Setup of north:
Design enc_bundler_top, start of the top module:
module enc_bundler_top(
	input  wire 						clk,
	input  wire 						nrst,
	input  wire 						bundling_features,
	input  wire [617-1:0]	bits_to_bundle,
	output logic 						encoded_bit
	);
	wire thresholded_bit;
	enc_bundler ENC_BUNDLER(
		.bundling_features					(bundling_features),
		.bits_to_bundle						(bits_to_bundle),
		.thresholded_bit					(thresholded_bit)
	);
	always_ff @(posedge clk or negedge nrst) begin
		if (!nrst) begin
			encoded_bit <= 1'b0;
		end
		else if (bundling_features) begin
			encoded_bit <= thresholded_bit;
		end
		else begin
			encoded_bit <= encoded_bit;
		end
	end
endmodule
For scale: roughly 1700 cells after synthesis, roughly 1 flip-flops, roughly 620 I/O pins, roughly 0.017 mm2 of cells after synthesis.
clock: 3.29 ns
lec_check: 0
abc_area: 1
cap_margin: 20
core_aspect_ratio: 0.5
core_margin: 2
core_utilization: 72
cts_cluster_diameter: 352
cts_cluster_size: 99
hold_slack_margin: 0.24
place_density: 0.6
setup_slack_margin: 0.97
slew_margin: 20
tns_end_percent: 10
run.sh (not shown) runs the stock make flow with config.mk's settings and CLKGATE_MAP_FILE=.
north did not finish; the tool stopped in 3_5_place_dp with error DPL-0038.
--- input diff north..south ---
- removing HOLD_SLACK_MARGIN (formerly 0.24)
- removing CTS_CLUSTER_SIZE (formerly 99)
- changing CORE_UTILIZATION from 72 to 40
- removing CORE_ASPECT_RATIO (formerly 0.5)
- removing SETUP_SLACK_MARGIN (formerly 0.97)
- removing CTS_CLUSTER_DIAMETER (formerly 352)
- removing ABC_AREA (formerly 1)
- removing TNS_END_PERCENT (formerly 10)
- changing the clock period (ns, I/O delays scaled along) from 3.29 to 12.5
--- outcome ---
- When south is set beside north, its starting density of the core turns out to be 33 points smaller.
- north has higher synthesized-area fraction occupied by and/or/nand/nor cells than south.
- Changes observed in south relative to north: core outline area +82%, summed instance area of the synthesized netlist -about 0.5%, post-synthesis chip area from yosys -about 0.5%.
- south finished end to end and its layout was clean on timing, DRC and antenna.
#### Input delta (east over south)
- SETUP_SLACK_MARGIN newly set to -1.15
- PLACE_DENSITY changed from 0.6 to 0.83
- CTS_CLUSTER_SIZE newly set to 90
- MIN_ROUTING_LAYER newly set to met1
- CORE_UTILIZATION changed from 40 to 55
- CTS_CLUSTER_DIAMETER newly set to 272
Findings:
No run among south and east stopped early or left any final violation; all are clean.
Changes observed in east relative to south: worst hold slack went up 0.025 ns, time the worst path needs with I/O delays and setup went up 0.072 ns, final sum of negative setup slack held, number of buffers and inverters on the critical path went up 2.
On number of vias in the routed layout: east sits above south.
Global routing met3 resource utilization ends up lower on south.
| routability-driven placement congestion ratio | east vs south | about 0.6% lower |
Sort south and east by cell count asc -> top: east
south and east ended up with roughly the same netlist area before placement.
[diff] routed wire length, east relative to south: regression
What west does differently from east at the input level:
- TNS_END_PERCENT newly set to 10
- PLACE_DENSITY removed (was 0.83)
- CTS_CLUSTER_DIAMETER changed from 272 to 281
- MIN_ROUTING_LAYER changed from met1 to met2
- PLACE_DENSITY_LB_ADDON newly set to 0.04
- SETUP_SLACK_MARGIN changed from -1.15 to -0.88
- CORE_UTILIZATION changed from 55 to 27
--- outcome ---
- east → west: hold buffer count at CTS held, post-route met1 wirelength went down about 100%.
- west has worst reg-to-reg setup slack below what east had.
- Busiest metal layer after global routing: met2 -> east, met3 -> west
- Going from east to west, routed wire length went up 9.3%; maximum fanout along the worst path comparable; final worst setup slack -0.11 ns.
- east -> west: detailed route wirelength on metal3 increased by more than 100%
- After synthesis and placement, the instance count of west is above that of east.
- No stage failed in west, and the final checks on the layout all came back clean.
Setup changes, west to middle
- changing CTS_CLUSTER_DIAMETER from 281 to 80
- changing CORE_UTILIZATION from 27 to 45
- setting MAX_ROUTING_LAYER to met5 for the first time
- setting GPL_ROUTABILITY_DRIVEN to 1 for the first time
- changing PLACE_DENSITY_LB_ADDON from 0.04 to 0.24
- setting CORE_ASPECT_RATIO to 1.2 for the first time
- setting CELL_PAD_IN_SITES_GLOBAL_PLACEMENT to 1 for the first time
- removing MIN_ROUTING_LAYER (formerly met2)
- changing CTS_CLUSTER_SIZE from 90 to 70
- setting GPL_TIMING_DRIVEN to 0 for the first time
- changing SETUP_SLACK_MARGIN from -0.88 to -0.19
==> results <==
west has higher clock period minus final worst setup slack than middle.
Number of buffer cells added on primary ports: west vs middle identical
Looking at smallest setup slack after layout, middle sits 0.11 ns above west.
Fmax: middle above west
Run comparison: west most congested layer reported by global routing met3; middle most congested layer reported by global routing met2
Summary — met3 capacity usage during global routing, middle relative to west: lower, by 29 points.
Diff west -> middle: area overhead of the layout relative to synthesis now smaller; post-route non-filler standard cell count now smaller.

* * *

enc_bundler_top again, from the RTL that the note above started with.
clock: 12.5 ns
lec_check: 0
cap_margin: 20
core_margin: 2
core_utilization: 27
cts_cluster_diameter: 395
cts_cluster_size: 90
min_routing_layer: met1
place_density: 0.81
slew_margin: 20
tns_end_percent: 10
Edit:
==> flow/config.mk (replaced) <==
export PLATFORM = sky130hd
export DESIGN_NAME = enc_bundler_top
export DESIGN_NICKNAME = enc_bundler_top
export VERILOG_FILES = /design/flow/design.v
export SDC_FILE = /design/flow/constraint.sdc
export NUM_CORES = 4
export LEC_CHECK = 0
export CAP_MARGIN = 20
export CORE_ASPECT_RATIO = 1.97
export CORE_MARGIN = 8
export CORE_UTILIZATION = 55
export CTS_CLUSTER_DIAMETER = 272
export CTS_CLUSTER_SIZE = 90
export MIN_ROUTING_LAYER = met1
export PLACE_DENSITY_LB_ADDON = 0.04
export SETUP_SLACK_MARGIN = -1.24
export SLEW_MARGIN = 20
Clock skew does not change. Global-route usage rises by 11 points. Worst setup slack stays flat. Critical path depth rises by 1.
Edit:
==> flow/config.mk (replaced) <==
export PLATFORM = sky130hd
export DESIGN_NAME = enc_bundler_top
export DESIGN_NICKNAME = enc_bundler_top
export VERILOG_FILES = /design/flow/design.v
export SDC_FILE = /design/flow/constraint.sdc
export NUM_CORES = 4
export LEC_CHECK = 0
export ABC_AREA = 0
export CAP_MARGIN = 20
export CELL_PAD_IN_SITES_DETAIL_PLACEMENT = 2
export CELL_PAD_IN_SITES_GLOBAL_PLACEMENT = 1
export CORE_ASPECT_RATIO = 1.94
export CORE_MARGIN = 2
export CORE_UTILIZATION = 55
export CTS_CLUSTER_DIAMETER = 320
export CTS_CLUSTER_SIZE = 59
export GPL_ROUTABILITY_DRIVEN = 0
export HOLD_SLACK_MARGIN = 0.17
export PLACE_DENSITY_LB_ADDON = 0.04
export SLEW_MARGIN = 15
export TNS_END_PERCENT = 60
The new run never finished: it broke off in 3_5_place_dp.
Synthesized area does not change.
Die size falls by 13%.
Synthesized cell count is unchanged.
